===== flow/run.sh =====
#!/bin/bash
# the make line also repeats each setting of config.mk as NAME=value (left out here)
make -C /OpenROAD-flow-scripts/flow DESIGN_CONFIG=/design/flow/config.mk WORK_HOME=/design/flow/orfs CLKGATE_MAP_FILE= finish

===== flow/config.mk =====
export PLATFORM = sky130hd
export DESIGN_NAME = Xbar
export DESIGN_NICKNAME = Xbar
export VERILOG_FILES = /design/flow/design.v
export SDC_FILE = /design/flow/constraint.sdc
export NUM_CORES = 4
export LEC_CHECK = 0
export CAP_MARGIN = 20
export CELL_PAD_IN_SITES_DETAIL_PLACEMENT = 0
export CELL_PAD_IN_SITES_GLOBAL_PLACEMENT = 2
export CORE_MARGIN = 2
export CORE_UTILIZATION = 45
export PLACE_DENSITY = 0.45
export SLEW_MARGIN = 20

===== flow/constraint.sdc =====
create_clock -name core_clock -period 4.64 [get_ports {CLK}]
set_input_delay 0.9280 -clock core_clock [delete_from_list [all_inputs] [get_ports {CLK}]]
set_output_delay 0.9280 -clock core_clock [all_outputs]
set_load 0.01 [all_outputs]

===== flow/design.v =====
module SizedFIFO(CLK, RST_N, D_IN, ENQ, FULL_N, D_OUT, DEQ, EMPTY_N, CLR);
   parameter               p1width = 1;  
   parameter               p2depth = 3;
   parameter               p3cntr_width = 1;  
   parameter               guarded = 1;
   localparam              p2depth2 = p2depth -2 ;
   input                   CLK;
   input                   RST_N;
   input                   CLR;
   input [p1width - 1 : 0] D_IN;
   input                   ENQ;
   input                   DEQ;
   output                  FULL_N;
   output                  EMPTY_N;
   output [p1width - 1 : 0] D_OUT;
   reg                      not_ring_full;
   reg                      ring_empty;
   reg [p3cntr_width-1 : 0] head;
   wire [p3cntr_width-1 : 0] next_head;
   reg [p3cntr_width-1 : 0]  tail;
   wire [p3cntr_width-1 : 0] next_tail;
   reg [p1width - 1 : 0]     arr[0: ((p2depth >= 2) ? (p2depth2) : 0)];
   reg [p1width - 1 : 0]     D_OUT;
   reg                       hasodata;
   wire [p3cntr_width-1:0]   depthLess2 = p2depth2[p3cntr_width-1:0] ;
   wire [p3cntr_width-1 : 0] incr_tail;
   wire [p3cntr_width-1 : 0] incr_head;
   assign                    incr_tail = tail + 1'b1 ;
   assign                    incr_head = head + 1'b1 ;
   assign    next_head = (head == depthLess2 ) ? {p3cntr_width{1'b0}} : incr_head ;
   assign    next_tail = (tail == depthLess2 ) ? {p3cntr_width{1'b0}} : incr_tail ;
   assign    EMPTY_N = hasodata;
   assign    FULL_N  = not_ring_full;
   always @(posedge CLK   )
     begin
        if (!RST_N)
          begin
             head <=  {p3cntr_width {1'b0}} ;
             tail <=  {p3cntr_width {1'b0}} ;
             ring_empty <=  1'b1;
             not_ring_full <=  1'b1;
             hasodata <=  1'b0;
          end  
        else
         begin
            if (!CLR && ENQ && ((DEQ && !ring_empty) || (!DEQ && hasodata && not_ring_full)))
              begin
                 arr[tail] <=  D_IN;
              end
            if (CLR)
              begin
                 head <=  {p3cntr_width {1'b0}} ;
                 tail <=  {p3cntr_width {1'b0}} ;
                 ring_empty <=  1'b1;
                 not_ring_full <=  1'b1;
                 hasodata <=  1'b0;
              end  
            else if (DEQ && ENQ )
              begin
                 if (ring_empty)
                   begin
                      D_OUT <=  D_IN;
                   end
                 else
                   begin
                      tail <=  next_tail;
                      D_OUT <=  arr[head];
                      head <=  next_head;
                   end
              end  
            else if ( DEQ )
              begin
                 if (ring_empty)
                   begin
                      hasodata <=  1'b0;
                   end
                 else
                   begin
                      D_OUT <=  arr[head];
                      head <=  next_head;
                      not_ring_full <=  1'b1;
                      ring_empty <=  next_head == tail ;
                   end
              end  
            else if (ENQ)
              begin
                 if (! hasodata)
                   begin
                      D_OUT <=  D_IN;
                      hasodata <=  1'b1;
                   end
                 else if ( not_ring_full )  
                   begin
                      tail <=  next_tail;
                      ring_empty <=  1'b0;
                      not_ring_full <=  ! (next_tail == head) ;
                   end
              end  
         end  
     end  
endmodule
module XbarArbiter(CLK, RST_N, raises, grant, valid);
    parameter N=4;
    input CLK;
    input RST_N;
    input [N-1:0] raises;
    output reg [N-1:0] grant;
    output reg valid;
    function [1:0] gen_grant_carry;
	input c, r, p;
	begin
	    gen_grant_carry[1] = ~r & (c | p);
	    gen_grant_carry[0] = r & (c | p);
	end
    endfunction
    reg [N-1:0] token;
    reg [N-1:0] granted_A;
    reg [N-1:0] granted_B;
    reg carry;
    reg [1:0] gc;
    integer i;
    always@(*) begin
	valid = 1'b0;
	grant = 0;
	carry = 0;
	granted_A = 0;
	granted_B = 0;
	for(i=0; i < N; i=i+1) begin
	    gc = gen_grant_carry(carry, raises[i], token[i]);
	    granted_A[i] = gc[0];
	    carry = gc[1];
	end
	for(i=0; i < N; i=i+1) begin
	    gc = gen_grant_carry(carry, raises[i], token[i]);
	    granted_B[i] = gc[0];
	    carry = gc[1];
	end
	for(i=0; i < N; i=i+1) begin
	    if(granted_A[i] | granted_B[i]) begin
		grant = 0;
		grant[i] = 1'b1;
		valid = 1'b1;
	    end
	end
    end
    always@(posedge CLK) begin
	if(RST_N) token <= {token[N-2:0], token[N-1]};
	else token <= 1;
    end
endmodule
module Xbar(CLK, RST_N,
	    i_valid,
	    i_prio,
	    i_tail,
	    i_dst,
	    i_vc,
	    i_data, 
	    o_valid,
	    o_prio,
	    o_tail,
	    o_dst,
	    o_vc,
	    o_data, 
 	    i_cred,
	    i_cred_valid,
	    o_cred_en
	    );
    parameter N		    = 8;
    parameter NUM_VCS	    = 2;
    parameter CUT	    = 2;
    parameter DATA	    = 32;
    parameter BUFFER_DEPTH  = 8;
    parameter LOG_N	    = (
	N <= 1 ? 0: 
	N <= 2 ? 1: 
	N <= 4 ? 2: 
	N <= 8 ? 3: 
	N <= 16 ? 4: 
	N <= 32 ? 5: 
	N <= 64 ? 6: 
	N <= 128 ? 7: 
	N <= 256 ? 8 : 
	N <= 512 ? 9 : 
	N <= 1024 ? 10 : 
	N <= 2048 ? 11 : 
	N <= 4096 ? 12 : 
	N <= 8192 ? 13 : 
	N <= 16384 ? 14 : -1);
    parameter VC	    = (
	NUM_VCS <= 1 ? 0: 
	NUM_VCS <= 2 ? 1: 
	NUM_VCS <= 4 ? 2: 
	NUM_VCS <= 8 ? 3: 
	NUM_VCS <= 16 ? 4: 
	NUM_VCS <= 32 ? 5: 
	NUM_VCS <= 64 ? 6: 
	NUM_VCS <= 128 ? 7: 
	NUM_VCS <= 256 ? 8 : 
	NUM_VCS <= 512 ? 9 : 
	NUM_VCS <= 1024 ? 10 : 
	NUM_VCS <= 2048 ? 11 : 
	NUM_VCS <= 4096 ? 12 : 
	NUM_VCS <= 8192 ? 13 : 
	NUM_VCS <= 16384 ? 14 : -1); 
    parameter DST	    = (
	N <= 1 ? 0: 
	N <= 2 ? 1: 
	N <= 4 ? 2: 
	N <= 8 ? 3: 
	N <= 16 ? 4: 
	N <= 32 ? 5: 
	N <= 64 ? 6: 
	N <= 128 ? 7: 
	N <= 256 ? 8 : 
	N <= 512 ? 9 : 
	N <= 1024 ? 10 : 
	N <= 2048 ? 11 : 
	N <= 4096 ? 12 : 
	N <= 8192 ? 13 : 
	N <= 16384 ? 14 : -1);
    parameter FLIT_WIDTH    = 1+1+DST+VC+DATA;
    parameter CRED_WIDTH    = (
	BUFFER_DEPTH <= 1 ? 0: 
	BUFFER_DEPTH <= 2 ? 1: 
	BUFFER_DEPTH <= 4 ? 2: 
	BUFFER_DEPTH <= 8 ? 3: 
	BUFFER_DEPTH <= 16 ? 4: 
	BUFFER_DEPTH <= 32 ? 5: 
	BUFFER_DEPTH <= 64 ? 6: 
	BUFFER_DEPTH <= 128 ? 7: 
	BUFFER_DEPTH <= 256 ? 8 : 
	BUFFER_DEPTH <= 512 ? 9 : 
	BUFFER_DEPTH <= 1024 ? 10 : 
	BUFFER_DEPTH <= 2048 ? 11 : 
	BUFFER_DEPTH <= 4096 ? 12 : 
	BUFFER_DEPTH <= 8192 ? 13 : 
	BUFFER_DEPTH <= 16384 ? 14 : -1) + 1;
    input CLK, RST_N;
    input [N-1:0]              i_valid;
    input [N-1:0]              i_prio; 
    input [N-1:0]              i_tail;
    input [N*DST-1:0]          i_dst; 
    input [N*VC-1:0]           i_vc;
    input [N*DATA-1:0]         i_data;
    wire [VC-1:0]              i_vc_arr [N-1:0];
    wire [N-1:0]               f_prio;
    wire [N-1:0]               f_tail;
    wire [DST-1:0]             f_dst [N-1:0];
    wire [VC-1:0]              f_vc [N-1:0];
    wire [DATA-1:0]            f_data [N-1:0];
    wire [N-1:0]               f_elig;
    wire [DST*N-1:0]	       f_dst_flat;
    wire [VC*N-1:0]            f_vc_flat;
    wire [DATA*N-1:0]          f_data_flat;
    output reg [N-1:0]         o_valid;
    output reg [N-1:0]         o_prio;
    output reg [N-1:0]         o_tail;
    output [N*DST-1:0]         o_dst;
    output [N*VC-1:0]          o_vc;
    output [N*DATA-1:0]        o_data;
    reg [DST-1:0]              o_dst_arr [N-1:0];
    reg [VC-1:0]               o_vc_arr [N-1:0];
    reg [DATA-1:0]             o_data_arr [N-1:0];
    output [N*VC-1:0]          i_cred;  
    output reg [N-1:0]         i_cred_valid;  
    reg [VC-1:0]               i_cred_arr [N-1:0];
    input [N-1:0]              o_cred_en;
    wire [N-1:0]               grants [N-1:0];
    wire [N-1:0]               grant_valids;
    reg [N-1:0]                deq_en;
    reg [CRED_WIDTH-1:0]       creds_left [N-1:0];
    genvar i, o, k;
    integer in,out;
    generate
	for(o=0; o < N; o=o+1) begin: arbiters
	    wire [N-1:0] raises;
	    for(k=0; k < N; k=k+1) begin: raisewires
		assign raises[k] = (f_dst[k] == o) && f_elig[k];
	    end
	    XbarArbiter#(.N(N)) arbiter(.CLK(CLK), 
					.RST_N(RST_N),
					.raises(raises),
					.valid(grant_valids[o]),
					.grant(grants[o]));  
	end
    endgenerate
    always@(posedge CLK) begin
	if(RST_N) begin
	    for(in=0; in < N; in=in+1) begin
		if(i_valid[in])
		    i_cred_arr[in] <= i_vc_arr[in];
	    end
	end
	else begin
	    for(in=0; in < N; in=in+1) begin
		i_cred_arr[in]<='hx;
	    end
	end
    end
    for(i=0; i < N; i=i+1) begin: assign_arr
	assign i_vc_arr[i] = i_vc[(i+1)*VC-1:i*VC];
        assign i_cred[(i+1)*VC-1:i*VC] = i_cred_arr[i];
        assign o_dst[(i+1)*DST-1:i*DST] = o_dst_arr[i];
	assign o_vc[(i+1)*VC-1:i*VC] = o_vc_arr[i];
	assign o_data[(i+1)*DATA-1:i*DATA] = o_data_arr[i]; 
    end
    always@(*) begin
	for(in=0; in < N; in=in+1) begin: deqwires
	    deq_en[in] = 1'b0;
	    i_cred_valid[in] = 1'b0;
	    for(out=0; out < N; out=out+1) begin: outer
		if(grant_valids[out] && (grants[out][in] == 1'b1) && (creds_left[out] != 0)) begin
		    deq_en[in] = 1'b1;
		    i_cred_valid[in] = 1'b1;
		end
	    end
	end
    end
    for(i=0; i < N; i=i+1) begin
	assign f_dst_flat[(i+1)*DST-1:i*DST] = f_dst[i];
	assign f_vc_flat[(i+1)*VC-1:i*VC] = f_vc[i];
	assign f_data_flat[(i+1)*DATA-1:i*DATA] = f_data[i];
    end
    for(i=0; i < N; i=i+1) begin: steerwires
	always@(grant_valids[i] or grants[i] or creds_left[i] or f_prio or f_tail or f_dst_flat or f_vc_flat or f_data_flat) begin
	    o_valid[i] = 1'b0;
	    o_prio[i] = 'hx;
	    o_tail[i] = 'hx;
	    o_dst_arr[i] = 'hx;
	    o_vc_arr[i] = 'hx;
	    o_data_arr[i] = 'hx;
	    for(in=0; in < N; in=in+1) begin: innersteer
		if(grant_valids[i] && (grants[i][in] == 1'b1) && (creds_left[i] != 0)) begin
		    o_valid[i] = 1'b1;
		    o_prio[i] = f_prio[in];
		    o_tail[i] = f_tail[in];
		    o_dst_arr[i]  = f_dst[in];
		    o_vc_arr[i]   = f_vc[in];
		    o_data_arr[i] = f_data[in];
		end
	    end
	end
    end
    for(o=0; o < N; o=o+1) begin: output_credits
	always@(posedge CLK) begin
	    if(RST_N) begin
		if((o_cred_en[o] == 1'b0) && (o_valid[o] == 1'b1))
		    creds_left[o] <= creds_left[o] - 1;
		else if((o_cred_en[o] == 1'b1) && (o_valid[o] == 1'b0))
		    creds_left[o] <= creds_left[o] + 1;
	    end
	    else begin
		creds_left[o] <= BUFFER_DEPTH;
	    end
	end
    end
    generate
	for(i=0; i < N; i=i+1) begin: ififos
	    SizedFIFO#(.p1width(FLIT_WIDTH), .p2depth(BUFFER_DEPTH), .p3cntr_width((
	BUFFER_DEPTH <= 1 ? 0: 
	BUFFER_DEPTH <= 2 ? 1: 
	BUFFER_DEPTH <= 4 ? 2: 
	BUFFER_DEPTH <= 8 ? 3: 
	BUFFER_DEPTH <= 16 ? 4: 
	BUFFER_DEPTH <= 32 ? 5: 
	BUFFER_DEPTH <= 64 ? 6: 
	BUFFER_DEPTH <= 128 ? 7: 
	BUFFER_DEPTH <= 256 ? 8 : 
	BUFFER_DEPTH <= 512 ? 9 : 
	BUFFER_DEPTH <= 1024 ? 10 : 
	BUFFER_DEPTH <= 2048 ? 11 : 
	BUFFER_DEPTH <= 4096 ? 12 : 
	BUFFER_DEPTH <= 8192 ? 13 : 
	BUFFER_DEPTH <= 16384 ? 14 : -1))) inQ
		       (.CLK(CLK), 
			.RST_N(RST_N), 
			.D_IN({i_prio[i], i_tail[i], i_dst[(i+1)*DST-1:i*DST], i_vc[(i+1)*VC-1:i*VC], i_data[(i+1)*DATA-1:i*DATA]}),
			.ENQ(i_valid[i]),
			.D_OUT({f_prio[i], f_tail[i], f_dst[i], f_vc[i], f_data[i]}),
			.DEQ(deq_en[i]),
			.EMPTY_N(f_elig[i]),
			.FULL_N(),  
			.CLR(1'b0)  
		      );
	end
    endgenerate
endmodule

==> results of run 1 <==
-- metal layers --
| layer | share of wire | track usage | up-vias |
|---|---|---|---|
| met5 | 0.00071 | 0 | - |
| met4 | 0.074 | 0.214 | 56 |
| met3 | 0.11 | 0.113 | 1558 |
| met2 | 0.43 | 0.530 | 5454 |
| met1 | 0.39 | 0.475 | 46933 |
| li1 | - | - | 39222 |
-- per-stage QoR --
step           cells  power, mW
6_report       14699       66.6
5_1_grt        14675       68.2
4_1_cts        14536       66.0
3_5_place_dp   13906       42.7
3_3_place_gp   13906       42.7
2_1_floorplan   9217       33.0
-- area by class of cell --
type | count | area [um^2]
flip-flops and latches | 2632 | 77200
clock buffers | 368 | 7670
diodes | 29 | 72.6
well taps | 3570 | 4470
clock inverters | 149 | 1680
multi-input cells | 5490 | 45000
repair buffers | 2327 | 23800
fillers | 21324 | 111000
inverters | 134 | 512
-- repair_timing --
| item | 4_1_cts | 5_1_grt |
|---|---|---|
| setup endpoints to repair | 3045 | 3075 |
| cloned | 24 | 15 |
| hold buffers | 0 | 0 |
| gates resized | 569 | 731 |
| pin swaps | 150 | 259 |
| buffers inserted | 92 | 130 |
==> run summary, run 1 <==
power consumed by the clock network: 22.8 mW
headroom to the max-slew limit: 0.197
type of the tightest min-delay check: input port to flop
setup repair after global routing missed its margin: yes
setup TNS: -1322670 ps
power per standard cell area: 415 nW/um^2
post-route antenna net violation count: 0
Total Routed Length: 523000 um
CP dominant cell by count: sky130_fd_sc_hd__buf_4
average size of a mapped cell: 13.4 um^2
MUX area fraction: 0.148
launch point of the worst path: ififos[4].inQ.D_OUT[35]
via count of the first global-routing pass: 88061
setup violators final: 2882
clock tree from TritonCTS: done
XORs/XNORs by Area: 0.00214
total congestion overflow after global routing: 0
YS chip area: 123000 um^2
largest net degree at the start of global routing: 77
number of iterations in the first detailed-routing pass: 17
Logic power comb: 15.6 mW
global-route wire length before repair: 706000 um
Fin. Hold Viols: 0
number of sinks handled by clock tree synthesis: 2632
kind of end point of the critical path: output pin
Post-synth EDFFs: 2440
count of pins on the block boundary: 650
global routing usage summed across all routing layers: 0.363
number of buffers inserted during clock tree synthesis: 287
detailed-route wire length per cell: 35.6 um
post-detailed-placement half-perimeter wirelength: 360000 um
area fraction of the dominant cell type after synthesis: 0.595
Yosys reg bits: 2632
Detailed Route Iter0 Violations: 13608
part of the cycle the worst path needs: 1.31
number of DRC violations after detailed routing: 0
status: complete, but fails checks
Area Overhead vs Synth: 30.4%
cells in synth_stat.txt: 9217
Crit Reg-Reg Endpoint: ififos[5].inQ.arr[1][35]
power spent charging and discharging nets: 20.0 mW
vias after detailed routing: 93223
Post-Synthesis Cells: 9217
Reg2Reg Setup Slack: -740 ps
power group with the highest consumption: registers
min Tclk post-route: 6090 ps
most area-consuming cells after synthesis: sky130_fd_sc_hd__edfxtp_1, sky130_fd_sc_hd__mux2i_1, sky130_fd_sc_hd__mux4_2
core utilization at floorplan: 0.453
Clock Root Buffer: sky130_fd_sc_hd__clkbuf_16
measured slew at the worst slew-check pin: 1200 ps
combinational share of power: 0.234
area post-placement: 145000 um^2
Pleak: 56.5 nW
Post-Route Utilization: 0.591
proportion of power drawn by the clock network: 0.342
area share of and-or/or-and cells after synthesis: 0.117
library cells used by synthesis: 95
logic depth of the worst register-to-register path: 18
cell breakdown of the critical path: or4b_4, a21o_1, a2111o_1, a311o_1, o21ai_2, buf_4, nand3_2, a2111o_2, buf_6, buf_12, o2111ai_1, buf_4, nor2_1, inv_1, clkdlybuf4s50_1
later-pin clock latency in the skew report: 950 ps
level count of the clock H-tree: 5
tool warning count: 38
cell with the most instances after synthesis: sky130_fd_sc_hd__edfxtp_1
die outline area: 278000 um^2
Top non-seq family: multiplexers
clock tree buffer depth: 4
Max Cap Viol: 0
post-synthesis cell area: 123000 um^2
cell internal power dissipation: 46.6 mW
maximum clock rate: 164 MHz
critical path peak fanout: 19
Row Count: 191
simple-gate area share of the yosys netlist: 0.0675
required time at the worst-slack endpoint: 3710 ps
via count normalized by instance count: 6.34
cell type with the largest total area after synthesis: sky130_fd_sc_hd__edfxtp_1
final non-filler cell area: 160000 um^2
CP Launch Type: flop
Worst Path Class, Setup: flop to output pin
Seq share, synth: 0.627
top cell family by delay on the critical path: AND-OR/OR-AND gates
top_reg_cell synth: sky130_fd_sc_hd__edfxtp_1
die outline height: 527 um
Worst R2R Start: ififos[1].inQ.D_OUT[33]
yosys warns: 13
CP Data Arrival Time: 5160 ps
clk slew on worst S/H paths: 60 ps
horizontal die dimension: 527 um
post-synthesis async set-or-reset flop share: 0
final-report max-slew violation count: 0
violated layout checks: negative setup slack
maximum clock skew at final layout: 72.2 ps
final weighted congestion of routability-driven global placement: 1.02
net count entering floorplan: 9574
worst hold path endpoint: ififos[2].inQ.ring_empty
sw frac: 0.300
pre-CTS setup slack: -1280 ps
number of antenna violations at the first check in global routing: 77
master of the slowest instance on the critical path: sky130_fd_sc_hd__clkdlybuf4s50_1
post-synthesis adder-cell area fraction: 0.00405
final worst slack: -1450 ps
total stage count of the critical path: 15
Max VDD drop: 0.000379 V
placeable core region: 271000 um^2
power in sequential cells: 28.2 mW
Worst Hold Slack: 342 ps
Buffers on Ports: 649
Final nets: 11229
launch point of the worst hold path: RST_N
sequential share of power: 0.424
maximum cell stage delay along the critical path: 580 ps
critical path endpoint: i_cred_valid[2]
Synth top cells by count: sky130_fd_sc_hd__edfxtp_1, sky130_fd_sc_hd__nand2_1, sky130_fd_sc_hd__mux2i_1
count of buffer and inverter cells on the critical path: 6
worst hold path cell count: 2
==> run 2, diff against run 1 <==
CELL_PAD_IN_SITES_DETAIL_PLACEMENT = unset   (was 0)
CELL_PAD_IN_SITES_GLOBAL_PLACEMENT = unset   (was 2)
CORE_UTILIZATION = 68   (was 45)
PLACE_DENSITY = unset   (was 0.45)
clock period = 5.41 ns   (was 4.64 ns; I/O delays follow)
==> run 2 against run 1 <==
Net effect: synthesized cell count stayed put; die area decreased by 34%; the flow now stops in global routing (5_1_grt); area after synthesis is the same.
==> run summary, run 2 <==
post-synthesis adder-cell area fraction: 0.00405 (unchanged)
most area-consuming cells after synthesis: sky130_fd_sc_hd__edfxtp_1, sky130_fd_sc_hd__mux2i_1, sky130_fd_sc_hd__mux4_2
Stop Error: [ERROR GRT-0232] Routing congestion too high. Check the congestion heatmap in the GUI.
cell type with the largest total area after synthesis: sky130_fd_sc_hd__edfxtp_1
area fraction of the dominant cell type after synthesis: 0.595 (unchanged)
number of buffers inserted during clock tree synthesis: 275 (-4.2%)
count of pins on the block boundary: 650 (unchanged)
Synth top cells by count: sky130_fd_sc_hd__edfxtp_1, sky130_fd_sc_hd__nand2_1, sky130_fd_sc_hd__mux2i_1
level count of the clock H-tree: 5 (unchanged)
horizontal die dimension: 429 um (-19%)
area share of and-or/or-and cells after synthesis: 0.117 (unchanged)
simple-gate area share of the yosys netlist: 0.0675 (unchanged)
post-detailed-placement half-perimeter wirelength: 331000 um (-8.1%)
Post-Synthesis Cells: 9217 (unchanged)
yosys warns: 13 (unchanged)
Clock Root Buffer: sky130_fd_sc_hd__clkbuf_16
Yosys reg bits: 2632 (unchanged)
Last stage: global routing (5_1_grt)
die outline area: 184000 um^2 (-34%)
post-synthesis async set-or-reset flop share: 0 (unchanged)
top_reg_cell synth: sky130_fd_sc_hd__edfxtp_1
global routing usage summed across all routing layers: 0.734
total congestion overflow after global routing: 29
cells in synth_stat.txt: 9217 (unchanged)
cell with the most instances after synthesis: sky130_fd_sc_hd__edfxtp_1
core utilization at floorplan: 0.682 (+0.229)
number of sinks handled by clock tree synthesis: 2632 (unchanged)
Buffers on Ports: 649 (unchanged)
Top non-seq family: multiplexers
placeable core region: 180000 um^2 (-34%)
XORs/XNORs by Area: 0.00214 (unchanged)
library cells used by synthesis: 95 (unchanged)
MUX area fraction: 0.148 (unchanged)
status: aborted with a tool error
die outline height: 429 um (-19%)
post-synthesis cell area: 123000 um^2 (unchanged)
cts-stage hold buffer count: 0 (unchanged)
average size of a mapped cell: 13.4 um^2 (unchanged)
pre-CTS setup slack: -473 ps (+811 ps)
Seq share, synth: 0.627 (unchanged)
YS chip area: 123000 um^2 (unchanged)
Row Count: 156 (-18%)
Post-synth EDFFs: 2440 (unchanged)
final weighted congestion of routability-driven global placement: 1.08 (+5.6%)
clock tree buffer depth: 4 (unchanged)
net count entering floorplan: 9574 (unchanged)
-- run 2: per-stage QoR --
step | cell area [um^2] | hold WS [ps] | cells
floorplan | 123000 | 405 | 9217
global placement | 138000 | 422 | 12153
detailed placement | 138000 | 421 | 12153
CTS | 154000 | 414 | 12981
-- run 2: repair_timing --
action,4_1_cts
resized,2367
cloned,55
setup buffers,333
pin swaps,661
setup endpoints to repair,926
endpoints found under the hold margin,0
-- run 2: routing by layer --
metal	overflow	GRT usage
met1	0	0.742
met2	0	0.906
met3	4	0.544
met4	25	0.755
met5	0	0.302
==> run 3, diff against run 2 <==
ABC_AREA = 0   (was unset)
CAP_MARGIN = 15   (was 20)
CELL_PAD_IN_SITES_DETAIL_PLACEMENT = 1   (was unset)
CELL_PAD_IN_SITES_GLOBAL_PLACEMENT = 2   (was unset)
CORE_ASPECT_RATIO = 1.07   (was unset)
CORE_MARGIN = 8   (was 2)
CORE_UTILIZATION = 63   (was 68)
GPL_TIMING_DRIVEN = 0   (was unset)
PLACE_DENSITY = 0.84   (was unset)
SETUP_SLACK_MARGIN = -0.16   (was unset)
clock period = 7.56 ns   (was 5.41 ns; I/O delays follow)
==> run 3 against run 2 <==
Net effect: the flow stops in global placement (3_3_place_gp); die area increased by 14%; synthesized cell count stayed put; area after synthesis is the same.
==> run summary, run 3 <==
die outline height: 473 um (+10%)
Post-Synthesis Cells: 9217 (unchanged)
YS chip area: 123000 um^2 (unchanged)
Seq share, synth: 0.627 (unchanged)
cell with the most instances after synthesis: sky130_fd_sc_hd__edfxtp_1
top_reg_cell synth: sky130_fd_sc_hd__edfxtp_1
area share of and-or/or-and cells after synthesis: 0.117 (unchanged)
net count entering floorplan: 9574 (unchanged)
simple-gate area share of the yosys netlist: 0.0675 (unchanged)
Last stage: global placement (3_3_place_gp)
Row Count: 168 (+7.7%)
area fraction of the dominant cell type after synthesis: 0.595 (unchanged)
most area-consuming cells after synthesis: sky130_fd_sc_hd__edfxtp_1, sky130_fd_sc_hd__mux2i_1, sky130_fd_sc_hd__mux4_2
cell type with the largest total area after synthesis: sky130_fd_sc_hd__edfxtp_1
yosys warns: 13 (unchanged)
average size of a mapped cell: 13.4 um^2 (unchanged)
placeable core region: 195000 um^2 (+8.2%)
horizontal die dimension: 443 um (+3.2%)
post-synthesis cell area: 123000 um^2 (unchanged)
Top non-seq family: multiplexers
cells in synth_stat.txt: 9217 (unchanged)
core utilization at floorplan: 0.631 (-0.0515)
MUX area fraction: 0.148 (unchanged)
post-synthesis async set-or-reset flop share: 0 (unchanged)
Synth top cells by count: sky130_fd_sc_hd__edfxtp_1, sky130_fd_sc_hd__nand2_1, sky130_fd_sc_hd__mux2i_1
XORs/XNORs by Area: 0.00214 (unchanged)
status: aborted with a tool error
Yosys reg bits: 2632 (unchanged)
Post-synth EDFFs: 2440 (unchanged)
post-synthesis adder-cell area fraction: 0.00405 (unchanged)
Stop Error: [ERROR GPL-0301] Utilization 101.710 % exceeds 100%.
library cells used by synthesis: 95 (unchanged)
count of pins on the block boundary: 650 (unchanged)
die outline area: 210000 um^2 (+14%)
==> run 4, diff against run 3 <==
ABC_AREA = unset   (was 0)
CAP_MARGIN = 20   (was 15)
CELL_PAD_IN_SITES_DETAIL_PLACEMENT = unset   (was 1)
CELL_PAD_IN_SITES_GLOBAL_PLACEMENT = unset   (was 2)
CORE_ASPECT_RATIO = unset   (was 1.07)
CORE_MARGIN = 2   (was 8)
CORE_UTILIZATION = 72   (was 63)
CTS_CLUSTER_DIAMETER = 29   (was unset)
GPL_TIMING_DRIVEN = unset   (was 0)
PLACE_DENSITY = unset   (was 0.84)
PLACE_DENSITY_LB_ADDON = 0.23   (was unset)
SETUP_SLACK_MARGIN = 1.09   (was -0.16)
clock period = 5.68 ns   (was 7.56 ns; I/O delays follow)
==> run 4 against run 3 <==
Net effect: the flow stops in global routing (5_1_grt); area after synthesis unchanged; synthesized cell count stayed put; die area is 17% lower.
==> run summary, run 4 <==
status: aborted with a tool error
Last stage: global routing (5_1_grt)
Stop Error: [ERROR GRT-0116] Global routing finished with congestion. Check the congestion regions in the DRC Viewer.
count of pins on the block boundary: 650 (unchanged)
number of buffers inserted during clock tree synthesis: 440
die outline area: 174000 um^2 (-17%)
Seq share, synth: 0.627 (unchanged)
YS chip area: 123000 um^2 (unchanged)
area share of and-or/or-and cells after synthesis: 0.117 (unchanged)
most area-consuming cells after synthesis: sky130_fd_sc_hd__edfxtp_1, sky130_fd_sc_hd__mux2i_1, sky130_fd_sc_hd__mux4_2
number of instances in the placed design: 11767
Yosys reg bits: 2632 (unchanged)
level count of the clock H-tree: 5
total congestion overflow after global routing: 1209
final weighted congestion of routability-driven global placement: 1.11
die outline height: 417 um (-12%)
simple-gate area share of the yosys netlist: 0.0675 (unchanged)
Row Count: 151 (-10%)
Buffers on Ports: 649
cell with the most instances after synthesis: sky130_fd_sc_hd__edfxtp_1
Post-synth EDFFs: 2440 (unchanged)
Clock Root Buffer: sky130_fd_sc_hd__clkbuf_16
net count entering floorplan: 9574 (unchanged)
MUX area fraction: 0.148 (unchanged)
cell type with the largest total area after synthesis: sky130_fd_sc_hd__edfxtp_1
XORs/XNORs by Area: 0.00214 (unchanged)
number of sinks handled by clock tree synthesis: 2632
clock tree buffer depth: 4
core utilization at floorplan: 0.725 (+0.0945)
cells in synth_stat.txt: 9217 (unchanged)
global routing usage summed across all routing layers: 0.881
post-synthesis cell area: 123000 um^2 (unchanged)
top_reg_cell synth: sky130_fd_sc_hd__edfxtp_1
library cells used by synthesis: 95 (unchanged)
cts-stage hold buffer count: 0
average size of a mapped cell: 13.4 um^2 (unchanged)
yosys warns: 13 (unchanged)
placeable core region: 170000 um^2 (-13%)
post-synthesis adder-cell area fraction: 0.00405 (unchanged)
horizontal die dimension: 417 um (-5.8%)
Post-Synthesis Cells: 9217 (unchanged)
post-synthesis async set-or-reset flop share: 0 (unchanged)
Top non-seq family: multiplexers
Synth top cells by count: sky130_fd_sc_hd__edfxtp_1, sky130_fd_sc_hd__nand2_1, sky130_fd_sc_hd__mux2i_1
post-detailed-placement half-perimeter wirelength: 319000 um
area fraction of the dominant cell type after synthesis: 0.595 (unchanged)
-- run 4: per-layer routing --
layer	track usage	GRT overflow
met4	0.886	459
met5	0.592	21
met2	0.978	532
met3	0.801	111
met1	0.873	86
-- run 4: metrics by stage --
step | setup WS [ps] | util | TNS [ps] | area (um^2)
floorplan | 325 | - | 0 | 124000
global placement | -198 | 0.802 | -962 | 136000
detailed placement | -168 | 0.802 | -2390 | 136000
CTS | -481 | 0.923 | -82460 | 157000
-- run 4: what timing repair did --
item | in CTS
pin swaps | 513
setup endpoints to repair | 3159
gates resized | 1839
setup buffers | 261
gates cloned | 35
==> run 5, diff against run 4 <==
ABC_AREA = 0   (was unset)
CELL_PAD_IN_SITES_DETAIL_PLACEMENT = 2   (was unset)
CELL_PAD_IN_SITES_GLOBAL_PLACEMENT = 1   (was unset)
CORE_MARGIN = 4   (was 2)
CORE_UTILIZATION = 54   (was 72)
CTS_CLUSTER_DIAMETER = 338   (was 29)
CTS_CLUSTER_SIZE = 68   (was unset)
GPL_TIMING_DRIVEN = 0   (was unset)
HOLD_SLACK_MARGIN = 0.03   (was unset)
MAX_ROUTING_LAYER = met4   (was unset)
PLACE_DENSITY_LB_ADDON = 0.12   (was 0.23)
SETUP_SLACK_MARGIN = 0.93   (was 1.09)
SLEW_MARGIN = 35   (was 20)
clock period = 7.53 ns   (was 5.68 ns; I/O delays follow)
==> run 5 against run 4 <==
Net effect: the run fails in clock tree synthesis (4_1_cts); die area up 35%; area after synthesis unchanged; synthesized cell count unchanged.
==> run summary, run 5 <==
status: aborted with a tool error
Last stage: clock tree synthesis (4_1_cts)
Stop Error: [ERROR DPL-0033] detailed placement checks failed during check placement.
die outline height: 485 um (+16%)
area share of and-or/or-and cells after synthesis: 0.117 (unchanged)
area fraction of the dominant cell type after synthesis: 0.595 (unchanged)
Yosys reg bits: 2632 (unchanged)
top_reg_cell synth: sky130_fd_sc_hd__edfxtp_1
Post-synth EDFFs: 2440 (unchanged)
post-synthesis cell area: 123000 um^2 (unchanged)
post-synthesis async set-or-reset flop share: 0 (unchanged)
count of pins on the block boundary: 650 (unchanged)
placeable core region: 226000 um^2 (+33%)
MUX area fraction: 0.148 (unchanged)
yosys warns: 13 (unchanged)
cell type with the largest total area after synthesis: sky130_fd_sc_hd__edfxtp_1
Buffers on Ports: 649 (unchanged)
Top non-seq family: multiplexers
Post-Synthesis Cells: 9217 (unchanged)
horizontal die dimension: 485 um (+16%)
library cells used by synthesis: 95 (unchanged)
Synth top cells by count: sky130_fd_sc_hd__edfxtp_1, sky130_fd_sc_hd__nand2_1, sky130_fd_sc_hd__mux2i_1
number of instances in the placed design: 13170 (+12%)
die outline area: 236000 um^2 (+35%)
Seq share, synth: 0.627 (unchanged)
final weighted congestion of routability-driven global placement: 1.06 (-4.2%)
YS chip area: 123000 um^2 (unchanged)
post-synthesis adder-cell area fraction: 0.00405 (unchanged)
Row Count: 174 (+15%)
average size of a mapped cell: 13.4 um^2 (unchanged)
post-detailed-placement half-perimeter wirelength: 634000 um (+99%)
cells in synth_stat.txt: 9217 (unchanged)
most area-consuming cells after synthesis: sky130_fd_sc_hd__edfxtp_1, sky130_fd_sc_hd__mux2i_1, sky130_fd_sc_hd__mux4_2
net count entering floorplan: 9574 (unchanged)
core utilization at floorplan: 0.545 (-0.180)
simple-gate area share of the yosys netlist: 0.0675 (unchanged)
area post-placement: 138000 um^2 (+1.4%)
cell with the most instances after synthesis: sky130_fd_sc_hd__edfxtp_1
XORs/XNORs by Area: 0.00214 (unchanged)
[run 5: per-stage QoR]
| step | hold WS (ps) | power, mW | setup WS, ps |
|---|---|---|---|
| floorplan | 405 | 20.3 | -718 |
| global placement | 414 | 24.6 | -7410 |
| detailed placement | 459 | 26.1 | -1360 |
==> run 6, diff against run 5 <==
ABC_AREA = unset   (was 0)
CELL_PAD_IN_SITES_DETAIL_PLACEMENT = 1   (was 2)
CELL_PAD_IN_SITES_GLOBAL_PLACEMENT = 2   (was 1)
CORE_MARGIN = 2   (was 4)
CORE_UTILIZATION = 30   (was 54)
CTS_CLUSTER_DIAMETER = unset   (was 338)
CTS_CLUSTER_SIZE = unset   (was 68)
GPL_TIMING_DRIVEN = unset   (was 0)
HOLD_SLACK_MARGIN = unset   (was 0.03)
MAX_ROUTING_LAYER = unset   (was met4)
PLACE_DENSITY = 0.45   (was unset)
PLACE_DENSITY_LB_ADDON = unset   (was 0.12)
SETUP_SLACK_MARGIN = unset   (was 0.93)
SLEW_MARGIN = 20   (was 35)
clock period = 7.95 ns   (was 7.53 ns; I/O delays follow)
==> run 6 against run 5 <==
Net effect: the run now finishes clean; area after synthesis unchanged; synthesized cell count did not move; die area grew 76%.
==> run summary, run 6 <==
worst hold path cell count: 1
net count entering floorplan: 9574 (unchanged)
top cell family by delay on the critical path: simple AND/OR/NAND/NOR gates
Post-Synthesis Cells: 9217 (unchanged)
global-route wire length before repair: 786000 um
Detailed Route Iter0 Violations: 9277
horizontal die dimension: 644 um (+33%)
min Tclk post-route: 7820 ps
number of buffers inserted during clock tree synthesis: 318
MUX area fraction: 0.148 (unchanged)
cts-stage hold buffer count: 0
headroom to the max-slew limit: 0.202
die outline height: 644 um (+33%)
Top non-seq family: multiplexers
Max Cap Viol: 0
cells in synth_stat.txt: 9217 (unchanged)
library cells used by synthesis: 95 (unchanged)
count of pins on the block boundary: 650 (unchanged)
Clock Root Buffer: sky130_fd_sc_hd__clkbuf_16
Seq share, synth: 0.627 (unchanged)
cell with the most instances after synthesis: sky130_fd_sc_hd__edfxtp_1
measured slew at the worst slew-check pin: 1190 ps
final-report max-slew violation count: 0
average size of a mapped cell: 13.4 um^2 (unchanged)
logic depth of the worst register-to-register path: 14
master of the slowest instance on the critical path: sky130_fd_sc_hd__nand4b_1
setup TNS: 0 ps
area share of and-or/or-and cells after synthesis: 0.117 (unchanged)
maximum clock rate: 128 MHz
Yosys reg bits: 2632 (unchanged)
clock tree buffer depth: 4
Area Overhead vs Synth: 21.0%
part of the cycle the worst path needs: 0.983
post-synthesis async set-or-reset flop share: 0 (unchanged)
CP dominant cell by count: sky130_fd_sc_hd__o211ai_1
number of antenna violations at the first check in global routing: 91
via count normalized by instance count: 5.62
setup violators final: 0
Post-synth EDFFs: 2440 (unchanged)
count of buffer and inverter cells on the critical path: 3
power in sequential cells: 16.6 mW
yosys warns: 13 (unchanged)
cell type with the largest total area after synthesis: sky130_fd_sc_hd__edfxtp_1
level count of the clock H-tree: 5
die outline area: 415000 um^2 (+76%)
number of iterations in the first detailed-routing pass: 14
power group with the highest consumption: registers
core utilization at floorplan: 0.301 (-0.244)
detailed-route wire length per cell: 37.8 um
post-synthesis cell area: 123000 um^2 (unchanged)
tool warning count: 32
Logic power comb: 7.89 mW
later-pin clock latency in the skew report: 960 ps
critical path peak fanout: 22
maximum cell stage delay along the critical path: 700 ps
global routing usage summed across all routing layers: 0.275
combinational share of power: 0.203
area fraction of the dominant cell type after synthesis: 0.595 (unchanged)
XORs/XNORs by Area: 0.00214 (unchanged)
Worst R2R Start: ififos[6].inQ.D_OUT[35]
sw frac: 0.308
launch point of the worst path: ififos[1].inQ.D_OUT[33]
Crit Reg-Reg Endpoint: ififos[5].inQ.arr[2][1]
Total Routed Length: 586000 um
placeable core region: 409000 um^2 (+81%)
Buffers on Ports: 649 (unchanged)
CP Data Arrival Time: 6230 ps
Pleak: 48.5 nW
type of the tightest min-delay check: flop to flop
Post-Route Utilization: 0.364
number of sinks handled by clock tree synthesis: 2632
power spent charging and discharging nets: 11.9 mW
YS chip area: 123000 um^2 (unchanged)
post-detailed-placement half-perimeter wirelength: 400000 um (-37%)
worst hold path endpoint: arbiters[3].arbiter.token[0]
required time at the worst-slack endpoint: 6360 ps
clock tree from TritonCTS: done
power consumed by the clock network: 14.4 mW
Fin. Hold Viols: 0
simple-gate area share of the yosys netlist: 0.0675 (unchanged)
post-route antenna net violation count: 0
Worst Path Class, Setup: flop to output pin
vias after detailed routing: 87032
Synth top cells by count: sky130_fd_sc_hd__edfxtp_1, sky130_fd_sc_hd__nand2_1, sky130_fd_sc_hd__mux2i_1
power per standard cell area: 261 nW/um^2
Reg2Reg Setup Slack: 1020 ps
cell internal power dissipation: 26.9 mW
number of DRC violations after detailed routing: 0
cell breakdown of the critical path: nand4b_1, o211ai_1, o211ai_1, a211oi_2, o22ai_2, or2_1, nand4bb_4, buf_4, nand2_1, o211ai_1, a31oi_2, buf_4, clkdlybuf4s50_1
clk slew on worst S/H paths: 60 ps
final weighted congestion of routability-driven global placement: 0.887 (-17%)
critical path endpoint: o_data[207]
largest net degree at the start of global routing: 83
post-synthesis adder-cell area fraction: 0.00405 (unchanged)
Max VDD drop: 0.000177 V
CP Launch Type: flop
via count of the first global-routing pass: 87896
kind of end point of the critical path: output pin
launch point of the worst hold path: arbiters[3].arbiter.token[7]
sequential share of power: 0.426
maximum clock skew at final layout: 58.3 ps
total congestion overflow after global routing: 0
proportion of power drawn by the clock network: 0.370
Final nets: 10116
status: timing/DRC/antenna clean
most area-consuming cells after synthesis: sky130_fd_sc_hd__edfxtp_1, sky130_fd_sc_hd__mux2i_1, sky130_fd_sc_hd__mux4_2
Row Count: 235 (+35%)
top_reg_cell synth: sky130_fd_sc_hd__edfxtp_1
total stage count of the critical path: 13
## run 6: metal layers
layer / vias to the layer above / track usage / share of wire / wire (um)
met2: 3218 / 0.440 / 0.46 / 270000
met4: 52 / 0.143 / 0.061 / 35800
met1: 45840 / 0.358 / 0.42 / 247000
li1: 36950 / - / - / -
met5: - / 0 / 0.00055 / 323
met3: 972 / 0.0440 / 0.057 / 33200
## run 6: repair_timing
item	in CTS	in global routing
hold endpoints to repair	0	0
setup buffers	28	12
cloned	1	0
endpoints found under the setup margin	246	57
resized	45	15
pin swaps	9	5
## run 6: per-stage QoR
| step | std cells | worst slack, ps | total power, mW | hold slack (ps) | instance area (um^2) |
|---|---|---|---|---|---|
| after floorplan | 9217 | -298 | 19.2 | 405 | 123000 |
| after CTS | 15455 | 17.9 | 39.2 | 442 | 149000 |
| after global routing | 15476 | -2.46 | 40.0 | 469 | 149000 |
| after global placement | 14844 | 50.6 | 24.6 | 426 | 138000 |
| final | 15493 | 135 | 38.8 | 438 | 149000 |
| after detailed placement | 14848 | 345 | 24.6 | 427 | 138000 |
## run 6: layout make-up
| class | count | area, um^2 |
|---|---|---|
| clock inverters | 155 | 1530 |
| fillers | 42098 | 260000 |
| well taps | 5451 | 6820 |
| diodes | 25 | 62.6 |
| clock buffers | 423 | 8610 |
| flip-flops and latches | 2632 | 77200 |
| multi-input cells | 5491 | 42900 |
| inverters | 134 | 508 |
| repair buffers | 1182 | 11300 |
==> run 7, diff against run 6 <==
ABC_AREA = 1   (was unset)
CORE_ASPECT_RATIO = 0.81   (was unset)
CORE_MARGIN = 7   (was 2)
CORE_UTILIZATION = 69   (was 30)
GPL_ROUTABILITY_DRIVEN = 0   (was unset)
MAX_ROUTING_LAYER = met4   (was unset)
PLACE_DENSITY = unset   (was 0.45)
PLACE_DENSITY_LB_ADDON = 0.03   (was unset)
SETUP_SLACK_MARGIN = 1.23   (was unset)
SLEW_MARGIN = 10   (was 20)
TNS_END_PERCENT = 80   (was unset)
clock period = 4.42 ns   (was 7.95 ns; I/O delays follow)
==> run 7 against run 6 <==
Net effect: the run now fails in global placement without I/O (3_1_place_gp_skip_io); synthesized cell count up 54%; area after synthesis up 6.4%; die area down 51%.
==> run summary, run 7 <==
most area-consuming cells after synthesis: sky130_fd_sc_hd__edfxtp_1, sky130_fd_sc_hd__nand2_1, sky130_fd_sc_hd__a21oi_1
Stop Error: [ERROR FLW-0024] Place density exceeds 1.0 (current PLACE_DENSITY_LB_ADDON =  0.03). Please check if the value of  PLACE_DENSITY_LB_ADDON is between 0 and 0.99.
yosys warns: 13 (unchanged)
Top non-seq family: AND-OR/OR-AND gates
library cells used by synthesis: 58 (-39%)
die outline height: 406 um (-37%)
area share of and-or/or-and cells after synthesis: 0.178 (+0.0610)
cell with the most instances after synthesis: sky130_fd_sc_hd__nand2_1
Seq share, synth: 0.589 (-0.0377)
simple-gate area share of the yosys netlist: 0.165 (+0.0972)
YS chip area: 131000 um^2 (+6.4%)
post-synthesis adder-cell area fraction: 0.00380 (-0.000244)
cells in synth_stat.txt: 14177 (+54%)
XORs/XNORs by Area: 0.00341 (+0.00128)
Row Count: 143 (-39%)
core utilization at floorplan: 0.696 (+0.395)
Last stage: global placement without I/O (3_1_place_gp_skip_io)
post-synthesis async set-or-reset flop share: 0 (unchanged)
cell type with the largest total area after synthesis: sky130_fd_sc_hd__edfxtp_1
average size of a mapped cell: 9.24 um^2 (-31%)
die outline area: 202000 um^2 (-51%)
area fraction of the dominant cell type after synthesis: 0.560 (-0.0358)
post-synthesis cell area: 131000 um^2 (+6.4%)
top_reg_cell synth: sky130_fd_sc_hd__edfxtp_1
Post-Synthesis Cells: 14177 (+54%)
status: aborted with a tool error
Post-synth EDFFs: 2440 (unchanged)
MUX area fraction: 0.00581 (-0.142)
horizontal die dimension: 498 um (-23%)
Yosys reg bits: 2632 (unchanged)
net count entering floorplan: 14534 (+52%)
placeable core region: 188000 um^2 (-54%)
Synth top cells by count: sky130_fd_sc_hd__nand2_1, sky130_fd_sc_hd__edfxtp_1, sky130_fd_sc_hd__a21oi_1
==> run 8, diff against run 7 <==
ABC_AREA = unset   (was 1)
CORE_ASPECT_RATIO = unset   (was 0.81)
CORE_MARGIN = 2   (was 7)
CORE_UTILIZATION = 30   (was 69)
GPL_ROUTABILITY_DRIVEN = unset   (was 0)
MAX_ROUTING_LAYER = unset   (was met4)
PLACE_DENSITY = 0.45   (was unset)
PLACE_DENSITY_LB_ADDON = unset   (was 0.03)
SETUP_SLACK_MARGIN = unset   (was 1.23)
SLEW_MARGIN = 20   (was 10)
TNS_END_PERCENT = unset   (was 80)
clock period = 14.3 ns   (was 4.42 ns; I/O delays follow)
==> run 8 against run 7 <==
Net effect: the run now finishes clean; synthesized cell count shrank 35%; die area grew 110%; area after synthesis shrank 6.0%.
==> run summary, run 8 <==
status: timing/DRC/antenna clean
Worst R2R Start: ififos[0].inQ.D_OUT[34]
net count entering floorplan: 9574 (-34%)
Post-Synthesis Cells: 9217 (-35%)
setup repair after global routing missed its margin: no
combinational share of power: 0.189
post-route antenna net violation count: 0
headroom to the max-slew limit: 0.0975
Post-Route Utilization: 0.357
total congestion overflow after global routing: 0
area fraction of the dominant cell type after synthesis: 0.595 (+0.0358)
via count of the first global-routing pass: 85570
number of gates resized after CTS: 0
clock tree from TritonCTS: done
cell with the most instances after synthesis: sky130_fd_sc_hd__edfxtp_1
min Tclk post-route: 10740 ps
placeable core region: 409000 um^2 (+120%)
wl on met1: 243000 um
tool warning count: 31
part of the cycle the worst path needs: 0.751
setup TNS: 0 ps
Top non-seq family: multiplexers
cell type with the largest total area after synthesis: sky130_fd_sc_hd__edfxtp_1
count of buffer and inverter cells on the critical path: 3
type of the tightest min-delay check: flop to flop
vias after detailed routing: 85413
level count of the clock H-tree: 5
worst hold path cell count: 1
number of antenna violations at the first check in global routing: 89
setup violators final: 0
maximum cell stage delay along the critical path: 1010 ps
sequential share of power: 0.435
Seq share, synth: 0.627 (+0.0377)
most area-consuming cells after synthesis: sky130_fd_sc_hd__edfxtp_1, sky130_fd_sc_hd__mux2i_1, sky130_fd_sc_hd__mux4_2
number of DRC violations after detailed routing: 0
worst hold path endpoint: arbiters[5].arbiter.token[0]
Post-synth EDFFs: 2440 (unchanged)
critical path endpoint: o_data[66]
final-report max-slew violation count: 0
largest net degree at the start of global routing: 79
launch point of the worst hold path: arbiters[5].arbiter.token[7]
Final nets: 9854
Buffers on Ports: 649
required time at the worst-slack endpoint: 11440 ps
detailed route wirelength on metal3: 32900 um
horizontal die dimension: 644 um (+29%)
Total Routed Length: 577000 um
met2 wire length: 270000 um
library cells used by synthesis: 95 (+64%)
number of sinks handled by clock tree synthesis: 2632
Detailed Route Iter0 Violations: 9229
detailed-route wire length per cell: 37.8 um
CP Data Arrival Time: 7880 ps
final weighted congestion of routability-driven global placement: 0.888
Row Count: 235 (+64%)
die outline height: 644 um (+59%)
Synth top cells by count: sky130_fd_sc_hd__edfxtp_1, sky130_fd_sc_hd__nand2_1, sky130_fd_sc_hd__mux2i_1
core utilization at floorplan: 0.301 (-0.395)
Reg2Reg Setup Slack: 6640 ps
simple-gate area share of the yosys netlist: 0.0675 (-0.0972)
top_reg_cell synth: sky130_fd_sc_hd__edfxtp_1
power group with the highest consumption: registers
Yosys reg bits: 2632 (unchanged)
count of pins on the block boundary: 650
power spent charging and discharging nets: 6.55 mW
die outline area: 415000 um^2 (+110%)
clk slew on worst S/H paths: 60 ps
launch point of the worst path: ififos[6].inQ.hasodata
post-synthesis adder-cell area fraction: 0.00405 (+0.000244)
Fillers: 42099
YS chip area: 123000 um^2 (-6.0%)
cell internal power dissipation: 14.7 mW
critical path peak fanout: 37
later-pin clock latency in the skew report: 990 ps
global routing usage summed across all routing layers: 0.270
area share of and-or/or-and cells after synthesis: 0.117 (-0.0610)
via count normalized by instance count: 5.61
Area Overhead vs Synth: 18.5%
Logic power comb: 4.01 mW
top cell family by delay on the critical path: AND-OR/OR-AND gates
cells in synth_stat.txt: 9217 (-35%)
post-detailed-placement half-perimeter wirelength: 391000 um
Clock Root Buffer: sky130_fd_sc_hd__clkbuf_16
cts-stage hold buffer count: 0
MUX area fraction: 0.148 (+0.142)
number of buffers inserted during clock tree synthesis: 317
Max VDD drop: 0.0000877 V
total stage count of the critical path: 11
proportion of power drawn by the clock network: 0.376
maximum clock rate: 93.1 MHz
global-route wire length before repair: 772000 um
number of iterations in the first detailed-routing pass: 9
post-synthesis cell area: 123000 um^2 (-6.0%)
post-synthesis async set-or-reset flop share: 0 (unchanged)
power in sequential cells: 9.24 mW
XORs/XNORs by Area: 0.00214 (-0.00128)
cell breakdown of the critical path: nand4bb_1, a2111oi_0, a2111oi_0, o21ai_0, a21oi_4, buf_4, or3_1, nand2b_2, buf_4, o221ai_1, clkdlybuf4s50_1
power consumed by the clock network: 7.97 mW
power per standard cell area: 145 nW/um^2
kind of end point of the critical path: output pin
clock tree buffer depth: 4
maximum clock skew at final layout: 57.8 ps
number of buffers added for setup after CTS: 0
yosys warns: 13 (unchanged)
CP Launch Type: flop
measured slew at the worst slew-check pin: 1340 ps
master of the slowest instance on the critical path: sky130_fd_sc_hd__a2111oi_0
Max Cap Viol: 0
Pleak: 46.8 nW
Fin. Hold Viols: 0
sw frac: 0.309
top routing layer used: met5
Crit Reg-Reg Endpoint: ififos[3].inQ.arr[4][19]
Worst Path Class, Setup: flop to output pin
logic depth of the worst register-to-register path: 16
average size of a mapped cell: 13.4 um^2 (+45%)
run 8: through the flow:
step / power, mW / hold slack, ps / instances / area [um^2] / setup WS, ps
2_1_floorplan: 10.7 / 405 / 9217 / 123000 / 6050
3_3_place_gp: 13.4 / 439 / 14628 / 136000 / 4680
3_5_place_dp: 13.4 / 433 / 14629 / 136000 / 4670
4_1_cts: 21.5 / 456 / 15205 / 146000 / 3590
5_1_grt: 21.9 / 481 / 15211 / 146000 / 3510
6_report: 21.2 / 452 / 15237 / 146000 / 3560
run 8: layout make-up:
type / count / area (um^2) / area share
Antenna cell: 32 / 80.1 / 0.000549
Clock buffer: 388 / 8290 / 0.0568
Clock inverter: 188 / 1790 / 0.0123
Inverter: 134 / 508 / 0.00348
Multi-Input combinational cell: 5490 / 42600 / 0.292
Sequential cell: 2632 / 77200 / 0.529
Tap cell: 5451 / 6820 / 0.0468
Timing Repair Buffer: 922 / 8550 / 0.0586
run 8: per-layer routing:
layer / vias up / global-route usage
li1: 36396 / -
met1: 44974 / 0.352
met2: 3128 / 0.441
met3: 873 / 0.0453
met4: 42 / 0.123
met5: - / 0
==> run 9, diff against run 8 <==
CELL_PAD_IN_SITES_DETAIL_PLACEMENT = 0   (was 1)
CELL_PAD_IN_SITES_GLOBAL_PLACEMENT = 0   (was 2)
CORE_UTILIZATION = 65   (was 30)
clock period = 3.99 ns   (was 14.3 ns; I/O delays follow)
==> run 9 against run 8 <==
Net effect: the flow now stops in global routing (5_1_grt); synthesized cell count did not move; die area fell by 54%; area after synthesis did not move.
==> run summary, run 9 <==
count of pins on the block boundary: 650 (unchanged)
XORs/XNORs by Area: 0.00214 (unchanged)
Top non-seq family: multiplexers
post-synthesis cell area: 123000 um^2 (unchanged)
average size of a mapped cell: 13.4 um^2 (unchanged)
Clock Root Buffer: sky130_fd_sc_hd__clkbuf_16
global routing usage summed across all routing layers: 0.736
MUX area fraction: 0.148 (unchanged)
final weighted congestion of routability-driven global placement: 1.09 (+23%)
Post-Synthesis Cells: 9217 (unchanged)
Post-synth EDFFs: 2440 (unchanged)
Seq share, synth: 0.627 (unchanged)
placeable core region: 188000 um^2 (-54%)
die outline height: 439 um (-32%)
Row Count: 159 (-32%)
status: aborted with a tool error
Buffers on Ports: 649 (unchanged)
area share of and-or/or-and cells after synthesis: 0.117 (unchanged)
Last stage: global routing (5_1_grt)
cts-stage hold buffer count: 0 (unchanged)
Yosys reg bits: 2632 (unchanged)
total congestion overflow after global routing: 2
die outline area: 193000 um^2 (-54%)
library cells used by synthesis: 95 (unchanged)
cell type with the largest total area after synthesis: sky130_fd_sc_hd__edfxtp_1
clock tree buffer depth: 4 (unchanged)
post-synthesis async set-or-reset flop share: 0 (unchanged)
most area-consuming cells after synthesis: sky130_fd_sc_hd__edfxtp_1, sky130_fd_sc_hd__mux2i_1, sky130_fd_sc_hd__mux4_2
core utilization at floorplan: 0.655 (+0.354)
number of instances in the placed design: 12782 (-13%)
Synth top cells by count: sky130_fd_sc_hd__edfxtp_1, sky130_fd_sc_hd__nand2_1, sky130_fd_sc_hd__mux2i_1
pre-CTS setup slack: -1750 ps (-6420 ps)
area post-placement: 143000 um^2 (+5.5%)
net count entering floorplan: 9574 (unchanged)
post-synthesis adder-cell area fraction: 0.00405 (unchanged)
post-detailed-placement half-perimeter wirelength: 364000 um (-7.0%)
horizontal die dimension: 439 um (-32%)
simple-gate area share of the yosys netlist: 0.0675 (unchanged)
number of buffers inserted during clock tree synthesis: 277 (-13%)
level count of the clock H-tree: 5 (unchanged)
number of sinks handled by clock tree synthesis: 2632 (unchanged)
yosys warns: 13 (unchanged)
area fraction of the dominant cell type after synthesis: 0.595 (unchanged)
top_reg_cell synth: sky130_fd_sc_hd__edfxtp_1
Stop Error: [ERROR GRT-0232] Routing congestion too high. Check the congestion heatmap in the GUI.
YS chip area: 123000 um^2 (unchanged)
cell with the most instances after synthesis: sky130_fd_sc_hd__edfxtp_1
cells in synth_stat.txt: 9217 (unchanged)
==> run 9: repair_timing <==
item	CTS
setup buffers	79
setup endpoints to repair	3172
cloned	16
resized	690
pin swaps	188
==> run 9: per-layer routing <==
layer / overflow / global-route usage
met1: 0 / 0.751
met2: 0 / 0.918
met3: 0 / 0.534
met4: 2 / 0.742
met5: 0 / 0.264
==> run 10, diff against run 9 <==
CELL_PAD_IN_SITES_DETAIL_PLACEMENT = unset   (was 0)
CELL_PAD_IN_SITES_GLOBAL_PLACEMENT = unset   (was 0)
CORE_UTILIZATION = 70   (was 65)
CTS_CLUSTER_DIAMETER = 29   (was unset)
HOLD_SLACK_MARGIN = -0.08   (was unset)
MAX_ROUTING_LAYER = met4   (was unset)
PLACE_DENSITY = unset   (was 0.45)
SETUP_SLACK_MARGIN = 1.09   (was unset)
clock period = 5.67 ns   (was 3.99 ns; I/O delays follow)
==> run 10 against run 9 <==
Net effect: the flow again stops in global routing (5_1_grt); synthesized cell count did not move; area after synthesis unchanged; die area shrank 7.1%.
==> run summary, run 10 <==
status: aborted with a tool error
Last stage: global routing (5_1_grt)
Stop Error: [ERROR GRT-0116] Global routing finished with congestion. Check the congestion regions in the DRC Viewer.
MUX area fraction: 0.148 (unchanged)
number of sinks handled by clock tree synthesis: 2632 (unchanged)
area fraction of the dominant cell type after synthesis: 0.595 (unchanged)
clock tree buffer depth: 4 (unchanged)
die outline area: 179000 um^2 (-7.1%)
Post-Synthesis Cells: 9217 (unchanged)
Yosys reg bits: 2632 (unchanged)
post-synthesis async set-or-reset flop share: 0 (unchanged)
level count of the clock H-tree: 5 (unchanged)
Buffers on Ports: 649 (unchanged)
top_reg_cell synth: sky130_fd_sc_hd__edfxtp_1
placeable core region: 174000 um^2 (-7.3%)
global routing usage summed across all routing layers: 0.903
library cells used by synthesis: 95 (unchanged)
final weighted congestion of routability-driven global placement: 1.13 (+3.9%)
cell type with the largest total area after synthesis: sky130_fd_sc_hd__edfxtp_1
number of buffers inserted during clock tree synthesis: 437 (+58%)
net count entering floorplan: 9574 (unchanged)
XORs/XNORs by Area: 0.00214 (unchanged)
die outline height: 423 um (-3.6%)
area share of and-or/or-and cells after synthesis: 0.117 (unchanged)
most area-consuming cells after synthesis: sky130_fd_sc_hd__edfxtp_1, sky130_fd_sc_hd__mux2i_1, sky130_fd_sc_hd__mux4_2
pre-CTS setup slack: -225 ps (+1520 ps)
YS chip area: 123000 um^2 (unchanged)
cell with the most instances after synthesis: sky130_fd_sc_hd__edfxtp_1
horizontal die dimension: 423 um (-3.6%)
post-synthesis cell area: 123000 um^2 (unchanged)
Row Count: 153 (-3.8%)
post-synthesis adder-cell area fraction: 0.00405 (unchanged)
Clock Root Buffer: sky130_fd_sc_hd__clkbuf_16
cells in synth_stat.txt: 9217 (unchanged)
count of pins on the block boundary: 650 (unchanged)
yosys warns: 13 (unchanged)
average size of a mapped cell: 13.4 um^2 (unchanged)
post-detailed-placement half-perimeter wirelength: 327000 um (-10%)
Top non-seq family: multiplexers
Seq share, synth: 0.627 (unchanged)
Synth top cells by count: sky130_fd_sc_hd__edfxtp_1, sky130_fd_sc_hd__nand2_1, sky130_fd_sc_hd__mux2i_1
Post-synth EDFFs: 2440 (unchanged)
total congestion overflow after global routing: 1251
simple-gate area share of the yosys netlist: 0.0675 (unchanged)
core utilization at floorplan: 0.706 (+0.0518)
==> run 10: what timing repair did <==
item                                     CTS
pin swaps                                522
hold buffers                               0
gates cloned                              41
endpoints found under the hold margin      0
setup buffers                            351
endpoints found under the setup margin  3106
resized                                 2018
==> run 10: routing by layer <==
| layer | GRT overflow | track usage |
|---|---|---|
| met2 | 519 | 0.983 |
| met3 | 195 | 0.816 |
| met1 | 157 | 0.895 |
| met4 | 380 | 0.894 |
| met5 | - | - |
==> run 10: metrics by stage <==
step	hold slack (ps)	instances	power, mW	area, um^2	util
CTS	402	13082	62.3	159000	0.913
global placement	422	11897	33.0	136000	0.783
detailed placement	420	11897	33.3	136000	0.783
floorplan	405	9217	27.0	124000	-
==> run 11, diff against run 10 <==
ABC_AREA = 0   (was unset)
CAP_MARGIN = 15   (was 20)
CELL_PAD_IN_SITES_DETAIL_PLACEMENT = 2   (was unset)
CELL_PAD_IN_SITES_GLOBAL_PLACEMENT = 0   (was unset)
CORE_ASPECT_RATIO = 0.86   (was unset)
CORE_MARGIN = 4   (was 2)
CORE_UTILIZATION = 56   (was 70)
CTS_CLUSTER_DIAMETER = 338   (was 29)
CTS_CLUSTER_SIZE = 68   (was unset)
GPL_TIMING_DRIVEN = 0   (was unset)
HOLD_SLACK_MARGIN = 0.03   (was -0.08)
MAX_ROUTING_LAYER = met5   (was met4)
PLACE_DENSITY_LB_ADDON = 0.12   (was unset)
SETUP_SLACK_MARGIN = 0.93   (was 1.09)
SLEW_MARGIN = 5   (was 20)
clock period = 9.89 ns   (was 5.67 ns; I/O delays follow)
==> run 11 against run 10 <==
Net effect: the flow stops in detailed placement (3_5_place_dp); die area up 27%; area after synthesis unchanged; synthesized cell count unchanged.
==> run summary, run 11 <==
cell type with the largest total area after synthesis: sky130_fd_sc_hd__edfxtp_1
post-synthesis adder-cell area fraction: 0.00405 (unchanged)
placeable core region: 218000 um^2 (+25%)
average size of a mapped cell: 13.4 um^2 (unchanged)
top_reg_cell synth: sky130_fd_sc_hd__edfxtp_1
most area-consuming cells after synthesis: sky130_fd_sc_hd__edfxtp_1, sky130_fd_sc_hd__mux2i_1, sky130_fd_sc_hd__mux4_2
Stop Error: [ERROR DPL-0033] detailed placement checks failed during check placement.
cell with the most instances after synthesis: sky130_fd_sc_hd__edfxtp_1
die outline area: 227000 um^2 (+27%)
Post-Synthesis Cells: 9217 (unchanged)
die outline height: 443 um (+4.6%)
Yosys reg bits: 2632 (unchanged)
final weighted congestion of routability-driven global placement: 1.10 (-2.7%)
horizontal die dimension: 514 um (+21%)
Buffers on Ports: 649 (unchanged)
simple-gate area share of the yosys netlist: 0.0675 (unchanged)
Synth top cells by count: sky130_fd_sc_hd__edfxtp_1, sky130_fd_sc_hd__nand2_1, sky130_fd_sc_hd__mux2i_1
area fraction of the dominant cell type after synthesis: 0.595 (unchanged)
XORs/XNORs by Area: 0.00214 (unchanged)
YS chip area: 123000 um^2 (unchanged)
core utilization at floorplan: 0.563 (-0.143)
count of pins on the block boundary: 650 (unchanged)
library cells used by synthesis: 95 (unchanged)
Last stage: detailed placement (3_5_place_dp)
post-synthesis cell area: 123000 um^2 (unchanged)
area share of and-or/or-and cells after synthesis: 0.117 (unchanged)
cells in synth_stat.txt: 9217 (unchanged)
Post-synth EDFFs: 2440 (unchanged)
yosys warns: 13 (unchanged)
net count entering floorplan: 9574 (unchanged)
status: aborted with a tool error
Row Count: 159 (+3.9%)
Top non-seq family: multiplexers
MUX area fraction: 0.148 (unchanged)
post-synthesis async set-or-reset flop share: 0 (unchanged)
Seq share, synth: 0.627 (unchanged)
Power and IR drop assume default switching activity.
